==> run P: inputs <==
## Attention_top
module Attention_top #(
    parameter INPUT_WIDTH = 8,
    parameter NUM_CODE_WIDTH = 5,
    parameter MATRIX_SIZE = 3,
    parameter ADDR_WIDTH = $clog2(MATRIX_SIZE**2<<2),
    parameter OUTPUT_WIDTH = $clog2(MATRIX_SIZE*(2**INPUT_WIDTH))-1
)(
    input clk,
    input reset_n,
    input start,
    input softmax_req,DATA_write_EN,
    input  [INPUT_WIDTH*MATRIX_SIZE-1:0] Q_INPUT,
    input [INPUT_WIDTH*MATRIX_SIZE-1:0] MATRIX_INPUT,
    output reg [MATRIX_SIZE*OUTPUT_WIDTH-1:0] Output_RESULT,
    input output_req
);
Settings: LEC_CHECK=0, CAP_MARGIN=15, CELL_PAD_IN_SITES_DETAIL_PLACEMENT=0, CELL_PAD_IN_SITES_GLOBAL_PLACEMENT=0, CORE_MARGIN=2, CORE_UTILIZATION=71, CTS_CLUSTER_SIZE=14, HOLD_SLACK_MARGIN=0.12, MIN_ROUTING_LAYER=met1, PLACE_DENSITY_LB_ADDON=0.13, SETUP_SLACK_MARGIN=1.32, SLEW_MARGIN=20, TNS_END_PERCENT=5; clock period 6.4 ns.
run.sh (not shown) runs the stock make flow with config.mk's settings and CLKGATE_MAP_FILE=.
==> inputs of run Z, as changes to run P <==
==> flow/config.mk (replaced) <==
export PLATFORM = sky130hd
export DESIGN_NAME = Attention_top
export DESIGN_NICKNAME = Attention_top
export VERILOG_FILES = /design/flow/design.v
export SDC_FILE = /design/flow/constraint.sdc
export NUM_CORES = 4
export LEC_CHECK = 0
export ABC_AREA = 1
export CAP_MARGIN = 20
export CORE_MARGIN = 2
export CORE_UTILIZATION = 62
export SLEW_MARGIN = 20
==> flow/constraint.sdc (replaced) <==
create_clock -name core_clock -period 2.53 [get_ports {clk}]
set_input_delay 0.5060 -clock core_clock [delete_from_list [all_inputs] [get_ports {clk}]]
set_output_delay 0.5060 -clock core_clock [all_outputs]
set_load 0.01 [all_outputs]
==> inputs of run F, as changes to run P <==
==> flow/config.mk (replaced) <==
export PLATFORM = sky130hd
export DESIGN_NAME = Attention_top
export DESIGN_NICKNAME = Attention_top
export VERILOG_FILES = /design/flow/design.v
export SDC_FILE = /design/flow/constraint.sdc
export NUM_CORES = 4
export LEC_CHECK = 0
export ABC_AREA = 1
export CAP_MARGIN = 0
export CORE_MARGIN = 2
export CORE_UTILIZATION = 72
export CTS_CLUSTER_DIAMETER = 355
export CTS_CLUSTER_SIZE = 96
export PLACE_DENSITY = 0.4
export SLEW_MARGIN = 20
==> flow/constraint.sdc (replaced) <==
create_clock -name core_clock -period 2.31 [get_ports {clk}]
set_input_delay 0.4620 -clock core_clock [delete_from_list [all_inputs] [get_ports {clk}]]
set_output_delay 0.4620 -clock core_clock [all_outputs]
set_load 0.01 [all_outputs]
==> inputs of run M, as changes to run P <==
--- a/flow/config.mk
+++ b/flow/config.mk
@@ -10,10 +10,8 @@
 export CELL_PAD_IN_SITES_GLOBAL_PLACEMENT = 0
 export CORE_MARGIN = 2
-export CORE_UTILIZATION = 71
-export CTS_CLUSTER_SIZE = 14
+export CORE_UTILIZATION = 72
 export HOLD_SLACK_MARGIN = 0.12
 export MIN_ROUTING_LAYER = met1
-export PLACE_DENSITY_LB_ADDON = 0.13
-export SETUP_SLACK_MARGIN = 1.32
+export SETUP_SLACK_MARGIN = 0.77
 export SLEW_MARGIN = 20
 export TNS_END_PERCENT = 5
==> flow/constraint.sdc (replaced) <==
create_clock -name core_clock -period 3.47 [get_ports {clk}]
set_input_delay 0.6940 -clock core_clock [delete_from_list [all_inputs] [get_ports {clk}]]
set_output_delay 0.6940 -clock core_clock [all_outputs]
set_load 0.01 [all_outputs]
==> notes <==
Run M ran to the end with no violations. Run F stopped in 5_1_grt. Run Z completed, yet does not pass: negative setup slack. Run P finished with timing, DRC and antenna clean.
Worst hold slack, lowest first: run Z, run M, run P.
In run M the synthesized cell count is smaller than in run Z, by 19%.
Non-clock buffer count: run P < run M < run Z.
Setup slack: run M is better than run Z (0.61 ns).
The lowest maximum frequency belongs to run P, the highest to run Z.

---

==> run a: inputs <==
Starting RTL as in the previous note.
==> flow/config.mk <==
export PLATFORM = sky130hd
export DESIGN_NAME = Attention_top
export DESIGN_NICKNAME = Attention_top
export VERILOG_FILES = /design/flow/design.v
export SDC_FILE = /design/flow/constraint.sdc
export NUM_CORES = 4
export LEC_CHECK = 0
export ABC_AREA = 1
export CAP_MARGIN = 20
export CORE_MARGIN = 2
export CORE_UTILIZATION = 72
export CTS_CLUSTER_DIAMETER = 230
export CTS_CLUSTER_SIZE = 37
export HOLD_SLACK_MARGIN = 0.29
export PLACE_DENSITY = 0.37
export SETUP_SLACK_MARGIN = 0.59
export SLEW_MARGIN = 20
==> flow/constraint.sdc <==
create_clock -name core_clock -period 2.09 [get_ports {clk}]
set_input_delay 0.4180 -clock core_clock [delete_from_list [all_inputs] [get_ports {clk}]]
set_output_delay 0.4180 -clock core_clock [all_outputs]
set_load 0.01 [all_outputs]
==> run b (differences from run a) <==
- ABC_AREA: 1 -> default
- CTS_CLUSTER_DIAMETER: 230 -> 381
- CTS_CLUSTER_SIZE: 37 -> default
- HOLD_SLACK_MARGIN: 0.29 -> default
- PLACE_DENSITY: 0.37 -> default
- SETUP_SLACK_MARGIN: 0.59 -> -0.21
==> flow/constraint.sdc (replaced) <==
create_clock -name core_clock -period 2.73 [get_ports {clk}]
set_input_delay 0.5460 -clock core_clock [delete_from_list [all_inputs] [get_ports {clk}]]
set_output_delay 0.5460 -clock core_clock [all_outputs]
set_load 0.01 [all_outputs]
==> run c (differences from run a) <==
- ABC_AREA: 1 -> default
- CELL_PAD_IN_SITES_DETAIL_PLACEMENT: default -> 0
- CORE_ASPECT_RATIO: default -> 0.88
- CORE_UTILIZATION: 72 -> 54
- CTS_CLUSTER_DIAMETER: 230 -> 184
- CTS_CLUSTER_SIZE: 37 -> default
- GPL_ROUTABILITY_DRIVEN: default -> 0
- GPL_TIMING_DRIVEN: default -> 1
- HOLD_SLACK_MARGIN: 0.29 -> default
- PLACE_DENSITY: 0.37 -> default
- SETUP_SLACK_MARGIN: 0.59 -> default
==> flow/constraint.sdc (replaced) <==
create_clock -name core_clock -period 3.06 [get_ports {clk}]
set_input_delay 0.6120 -clock core_clock [delete_from_list [all_inputs] [get_ports {clk}]]
set_output_delay 0.6120 -clock core_clock [all_outputs]
set_load 0.01 [all_outputs]
==> run d (differences from run a) <==
- ABC_AREA: 1 -> default
- CORE_UTILIZATION: 72 -> 66
- CTS_CLUSTER_DIAMETER: 230 -> default
- CTS_CLUSTER_SIZE: 37 -> default
- HOLD_SLACK_MARGIN: 0.29 -> default
- PLACE_DENSITY: 0.37 -> default
- SETUP_SLACK_MARGIN: 0.59 -> default
==> flow/constraint.sdc (replaced) <==
create_clock -name core_clock -period 3.43 [get_ports {clk}]
set_input_delay 0.6860 -clock core_clock [delete_from_list [all_inputs] [get_ports {clk}]]
set_output_delay 0.6860 -clock core_clock [all_outputs]
set_load 0.01 [all_outputs]
==> notes <==
Between run d and run b, the lower combinational power is in run d (gap about 50%, measured against run b). In run c the utilization is lower than in run b, by 25 points. Power: run b is higher than run c (32%). Final area, lowest first: run d, run c, run b. Of run c and run d, run c has the higher worst hold slack (gap 4.4 ps). Clock-buffer cell count, lowest first: run d, run b, run c. Of run d and run b, run d has the higher sequential share of layout area (gap 4.4 points). The highest routed wire length belongs to run b, the lowest to run d. Run d produced a clean layout. Run a failed in global routing on DPL-0038. Run c ran to the end with violations: negative setup slack. Run b reached the layout checks and failed them: negative setup slack. Between run c and run a, the lower area after synthesis is in run c (gap 0.23%, measured against run a). The lowest register-to-register slack belongs to run b, the highest to run d.
==> figures <==
| item | run a | run c | run b | run d |
|---|---|---|---|---|
| Result of the run | stopped before the end | complete, but fails checks | complete, but fails checks | no timing/DRC/antenna violations |
| Stage where the flow stopped | global routing | - | - | - |
| Violated checks | - | negative setup slack | negative setup slack | - |
| Leading cell category by total area | - | sequential cells | sequential cells | sequential cells |
| DRC marker count from the first detailed-route iteration | - | 3433 | 9062 | 3525 |
| Number of instances in the synthesized netlist | 6478 | 5229 | 5229 | 5229 |
| Register share of total power | - | 37.7% | 33.9% | 39.5% |
| Multi-input combinational gate total | - | 3527 | 3528 | 3527 |
| WHS | - | 337 ps | 328 ps | 333 ps |
| Critical Path Most Common Cell | - | - | buf_4 | inv_1 |
| Antenna diode instance count | - | 0 | 4 | 0 |
| Unique cell types | 62 | 88 | 88 | 88 |
| Sequential element share of the synthesized area | 53.0% | 53.2% | 53.2% | 53.2% |
| Combined flip-flop and latch cell area | - | 30900 sq um | 30900 sq um | 30900 sq um |
| Basic Gates by Area | 18.0% | 12.2% | 12.2% | 12.2% |
| Power Total | - | 76.9 mW | 101 mW | 65.7 mW |
| Maximum fanout along the worst path | - | 5 | 4 | 17 |
| Total buffers and inverters traversed by the critical path | - | 4 | 5 | 4 |
| Cells on Worst Hold Path | - | 0 | 0 | 0 |
| Number of remaining DRC errors | - | 0 | 0 | 0 |
| Leak pwr | - | 32.3 nW | 34.1 nW | 30.8 nW |
| Compound-cell area share of the yosys netlist | 12.1% | 14.4% | 14.4% | 14.4% |
| Total number of sequential cells | - | 1234 | 1234 | 1234 |
| Placed Area | 66800 sq um | 63400 sq um | 65300 sq um | 61500 sq um |

---

==> trial 77: inputs <==
Attention_top again, from the RTL that the note above started with.
Settings: LEC_CHECK=0, ABC_AREA=1, CAP_MARGIN=0, CORE_ASPECT_RATIO=0.5, CORE_MARGIN=2, CORE_UTILIZATION=72, CTS_CLUSTER_DIAMETER=375, CTS_CLUSTER_SIZE=96, SETUP_SLACK_MARGIN=0.51, SLEW_MARGIN=20, TNS_END_PERCENT=10; clock period 2.3 ns.
==> inputs of trial 15, as changes to trial 77 <==
- ABC_AREA: 1 -> not set
- CAP_MARGIN: 0 -> 20
- CORE_ASPECT_RATIO: 0.5 -> not set
- CTS_CLUSTER_DIAMETER: 375 -> not set
- CTS_CLUSTER_SIZE: 96 -> 21
- SETUP_SLACK_MARGIN: 0.51 -> 0.38
- TNS_END_PERCENT: 10 -> not set
==> flow/constraint.sdc (replaced) <==
create_clock -name core_clock -period 3.43 [get_ports {clk}]
set_input_delay 0.6860 -clock core_clock [delete_from_list [all_inputs] [get_ports {clk}]]
set_output_delay 0.6860 -clock core_clock [all_outputs]
set_load 0.01 [all_outputs]
==> qor summary <==
Status: trial 15 complete, no violations; trial 77 aborted with a tool error
Stage where the flow stopped: trial 15 -; trial 77 global routing (5_1_grt)
Total core area: trial 15 0.08016 mm^2; trial 77 0.07974 mm^2
Die span in y: trial 15 288.0 um; trial 77 205.1 um
Cell area after technology mapping: trial 15 0.05808 mm^2; trial 77 0.05822 mm^2
Most repeated cell in the gate-level netlist after synthesis: trial 15 dfrtp_1; trial 77 nand2_1
Area of the chip: trial 15 0.08296 mm^2; trial 77 0.08329 mm^2
H-tree levels: trial 15 3; trial 77 1
Floorplan Utilization: trial 15 0.7246; trial 77 0.7301
Die width: trial 15 288.0 um; trial 77 406.1 um
Synth Instances: trial 15 5229; trial 77 6478
Area of placed instances: trial 15 0.06137 mm^2; trial 77 0.06581 mm^2
Library cells used by synthesis: trial 15 88; trial 77 62
Post-cts gate resize count: trial 15 173; trial 77 431
Cell count listed in synth_stat.txt: trial 15 5229; trial 77 6478

---

==> inputs of nickel <==
Attention_top again, from the RTL that the note above started with.
Settings: LEC_CHECK=0, ABC_AREA=1, CAP_MARGIN=20, CELL_PAD_IN_SITES_DETAIL_PLACEMENT=2, CELL_PAD_IN_SITES_GLOBAL_PLACEMENT=2, CORE_ASPECT_RATIO=0.91, CORE_MARGIN=6, CORE_UTILIZATION=40, CTS_CLUSTER_DIAMETER=152, MAX_ROUTING_LAYER=met5, SLEW_MARGIN=5, TNS_END_PERCENT=15; clock period 2.81 ns.
==> violet (differences from nickel) <==
Settings changed: CELL_PAD_IN_SITES_DETAIL_PLACEMENT 2 to default, CELL_PAD_IN_SITES_GLOBAL_PLACEMENT 2 to default, CORE_ASPECT_RATIO 0.91 to default, CORE_MARGIN 6 to 2, CORE_UTILIZATION 40 to 70, CTS_CLUSTER_DIAMETER 152 to 230, CTS_CLUSTER_SIZE from default to 37, MAX_ROUTING_LAYER met5 to default, PLACE_DENSITY from default to 0.37, SETUP_SLACK_MARGIN from default to 0.59, SLEW_MARGIN 5 to 20, TNS_END_PERCENT 15 to default.
==> flow/constraint.sdc (replaced) <==
create_clock -name core_clock -period 2.09 [get_ports {clk}]
set_input_delay 0.4180 -clock core_clock [delete_from_list [all_inputs] [get_ports {clk}]]
set_output_delay 0.4180 -clock core_clock [all_outputs]
set_load 0.01 [all_outputs]
==> metrics.cfg <==
[placement]
gp_congestion = 1.05
place_hpwl_um = 124000
dp_cells = 8218
post_dp_cell_area_um2 = 67100
dp_slack_ps = -897

[status]
failed_stage = 5_1_grt
status = did not finish

[die]
die_y_um = 292
chip_area_um2 = 85500
core_um2 = 82200
die_w_um = 292
floorplan.core_util_pct = 70.8

[clocking]
postCtsSetupBuffers = 162
cts_buffers = 39
htreeDepth = 2

Source of the figures above: violet

==> metrics.cfg <==
[clocking]
htreeDepth = 4
cts_buffers = 140

[status]
status = complete, but fails checks
so_faults = negative setup slack

[die]
die_y_um = 376
floorplan.core_util_pct = 40.3
chip_area_um2 = 155000
core_um2 = 144000
die_w_um = 412

[placement]
gp_congestion = 0.944
post_dp_cell_area_um2 = 64800
place_hpwl_um = 150000

[global_routing]
grt-ovfl-total = 0
grt_max_degree = 120

[final_timing]
setup_viol = 55
fin_ws_ps = -372

Source of the figures above: nickel


---

==> build 28 <==
Starting RTL as in the previous note.
Design Attention_top, start of the top module:
module Attention_top #(
    parameter INPUT_WIDTH = 8,
    parameter NUM_CODE_WIDTH = 5,
    parameter MATRIX_SIZE = 3,
    parameter ADDR_WIDTH = $clog2(MATRIX_SIZE**2<<2),
    parameter OUTPUT_WIDTH = $clog2(MATRIX_SIZE*(2**INPUT_WIDTH))-1
)(
    input clk,
    input reset_n,
    input start,
    input softmax_req,DATA_write_EN,
    input  [INPUT_WIDTH*MATRIX_SIZE-1:0] Q_INPUT,
    input [INPUT_WIDTH*MATRIX_SIZE-1:0] MATRIX_INPUT,
    output reg [MATRIX_SIZE*OUTPUT_WIDTH-1:0] Output_RESULT,
    input output_req
);
wire [ADDR_WIDTH-1:0] Q_S_addr, write_addr;
wire [MATRIX_SIZE*OUTPUT_WIDTH-1:0] QK_RESULT;
wire write_enable;
wire job_start;
wire [INPUT_WIDTH*MATRIX_SIZE*MATRIX_SIZE-1:0] MATRIX_OUTPUT;
wire [OUTPUT_WIDTH*MATRIX_SIZE-1:0] output_buffer_READ_VALUE;
wire [INPUT_WIDTH*MATRIX_SIZE-1:0] Q_S_date;
wire K_V_read_EN;
wire Q_S_read_EN;
reg output_buffer_READ_EN;
reg [ADDR_WIDTH-1:0] output_buffer_READ_ADDR;
reg [ADDR_WIDTH-1:0] output_READ_ADDR;
    Array_control #(
        .INPUT_WIDTH(INPUT_WIDTH),
        .NUM_CODE_WIDTH(NUM_CODE_WIDTH),
        .MATRIX_SIZE(MATRIX_SIZE),
        .ADDR_WIDTH(ADDR_WIDTH),
        .OUTPUT_WIDTH(OUTPUT_WIDTH)
    ) array_control_inst (
        .start(start),
        .clk(clk),
        .reset_n(reset_n),
        .buffer_input_q(Q_S_date),
        .buffer_input_k(MATRIX_OUTPUT),
        .job_start(job_start),
        .buffer_read_K_EN(K_V_read_EN),
        .buffer_read_Q_EN(Q_S_read_EN),
        .write_enable(write_enable),
        .write_addr(write_addr),
        .buffer_Q_addr(Q_S_addr),
        .QK_RESULT(QK_RESULT)
    );
    matrix_buffer #(
        .INPUT_WIDTH(INPUT_WIDTH),
  ...
==> flow/config.mk <==
export PLATFORM = sky130hd
export DESIGN_NAME = Attention_top
export DESIGN_NICKNAME = Attention_top
export VERILOG_FILES = /design/flow/design.v
export SDC_FILE = /design/flow/constraint.sdc
export NUM_CORES = 4
export LEC_CHECK = 0
export ABC_AREA = 1
export CAP_MARGIN = 20
export CORE_MARGIN = 2
export CORE_UTILIZATION = 72
export CTS_CLUSTER_SIZE = 72
export PLACE_DENSITY = 0.65
export SETUP_SLACK_MARGIN = -0.15
export SLEW_MARGIN = 20
==> flow/constraint.sdc <==
create_clock -name core_clock -period 2.92 [get_ports {clk}]
set_input_delay 0.5840 -clock core_clock [delete_from_list [all_inputs] [get_ports {clk}]]
set_output_delay 0.5840 -clock core_clock [all_outputs]
set_load 0.01 [all_outputs]
==> build 70: changes against build 28 <==
--- a/flow/config.mk
+++ b/flow/config.mk
@@ -7,9 +7,11 @@
 export LEC_CHECK = 0
 export ABC_AREA = 1
 export CAP_MARGIN = 20
+export CORE_ASPECT_RATIO = 1.39
 export CORE_MARGIN = 2
 export CORE_UTILIZATION = 72
-export CTS_CLUSTER_SIZE = 72
-export PLACE_DENSITY = 0.65
-export SETUP_SLACK_MARGIN = -0.15
+export CTS_CLUSTER_DIAMETER = 397
+export CTS_CLUSTER_SIZE = 98
+export PLACE_DENSITY = 0.4
+export SETUP_SLACK_MARGIN = 0.29
 export SLEW_MARGIN = 20
==> flow/constraint.sdc (replaced) <==
create_clock -name core_clock -period 2.53 [get_ports {clk}]
set_input_delay 0.5060 -clock core_clock [delete_from_list [all_inputs] [get_ports {clk}]]
set_output_delay 0.5060 -clock core_clock [all_outputs]
set_load 0.01 [all_outputs]
==> trial 2: changes against build 28 <==
==> flow/config.mk (replaced) <==
export PLATFORM = sky130hd
export DESIGN_NAME = Attention_top
export DESIGN_NICKNAME = Attention_top
export VERILOG_FILES = /design/flow/design.v
export SDC_FILE = /design/flow/constraint.sdc
export NUM_CORES = 4
export LEC_CHECK = 0
export ABC_AREA = 1
export CAP_MARGIN = 20
export CELL_PAD_IN_SITES_GLOBAL_PLACEMENT = 2
export CORE_MARGIN = 2
export CORE_UTILIZATION = 40
export CTS_CLUSTER_DIAMETER = 199
export MAX_ROUTING_LAYER = met4
export SLEW_MARGIN = 5
==> flow/constraint.sdc (replaced) <==
create_clock -name core_clock -period 2.81 [get_ports {clk}]
set_input_delay 0.5620 -clock core_clock [delete_from_list [all_inputs] [get_ports {clk}]]
set_output_delay 0.5620 -clock core_clock [all_outputs]
set_load 0.01 [all_outputs]
==> results <==
Worst-case clock skew: trial 2 0.0273 ns; build 70 -; build 28 0.0810 ns
Part of the total power dissipated in combinational logic: trial 2 0.411; build 70 -; build 28 0.398
Non-clock inverters: trial 2 990; build 70 -; build 28 990
Logic depth of the worst register-to-register path: trial 2 19; build 70 -; build 28 15
Post-DP HPWL: trial 2 126 mm; build 70 127 mm; build 28 111 mm
Final period utilization: trial 2 1.04; build 70 -; build 28 1.07
Final count of pins violating max slew: trial 2 0; build 70 -; build 28 0
Routed wire length: trial 2 169 mm; build 70 -; build 28 169 mm
Tool warnings: trial 2 91; build 70 -; build 28 87
Instance area at placement: trial 2 65,100 um2; build 70 64,900 um2; build 28 62,400 um2
Final critical delay including setup and external delays: trial 2 2.92 ns; build 70 -; build 28 3.13 ns
Final hold violation count: trial 2 0; build 70 -; build 28 0
Clock buffer instance count of the final layout: trial 2 198; build 70 -; build 28 166
Final non-filler cell total: trial 2 9,150; build 70 -; build 28 8,032
Worst skew pair latency: trial 2 0.77 ns; build 70 -; build 28 0.73 ns
Worst-case setup slack after placement: trial 2 -0.477 ns; build 70 -0.423 ns; build 28 -0.308 ns
Status: trial 2 finished with violations; build 70 did not finish; build 28 finished with violations
Stage where the flow stopped: trial 2 -; build 70 global routing (5_1_grt); build 28 -
Layout check failures: trial 2 setup timing; build 70 -; build 28 setup timing
Worst Setup End Kind: trial 2 register; build 70 -; build 28 register
Met1 wire length: trial 2 78.7 mm; build 70 -; build 28 61.8 mm
Number of instances resized during post-cts repair: trial 2 166; build 70 491; build 28 19
Power is estimated from default activity; no workload was simulated.
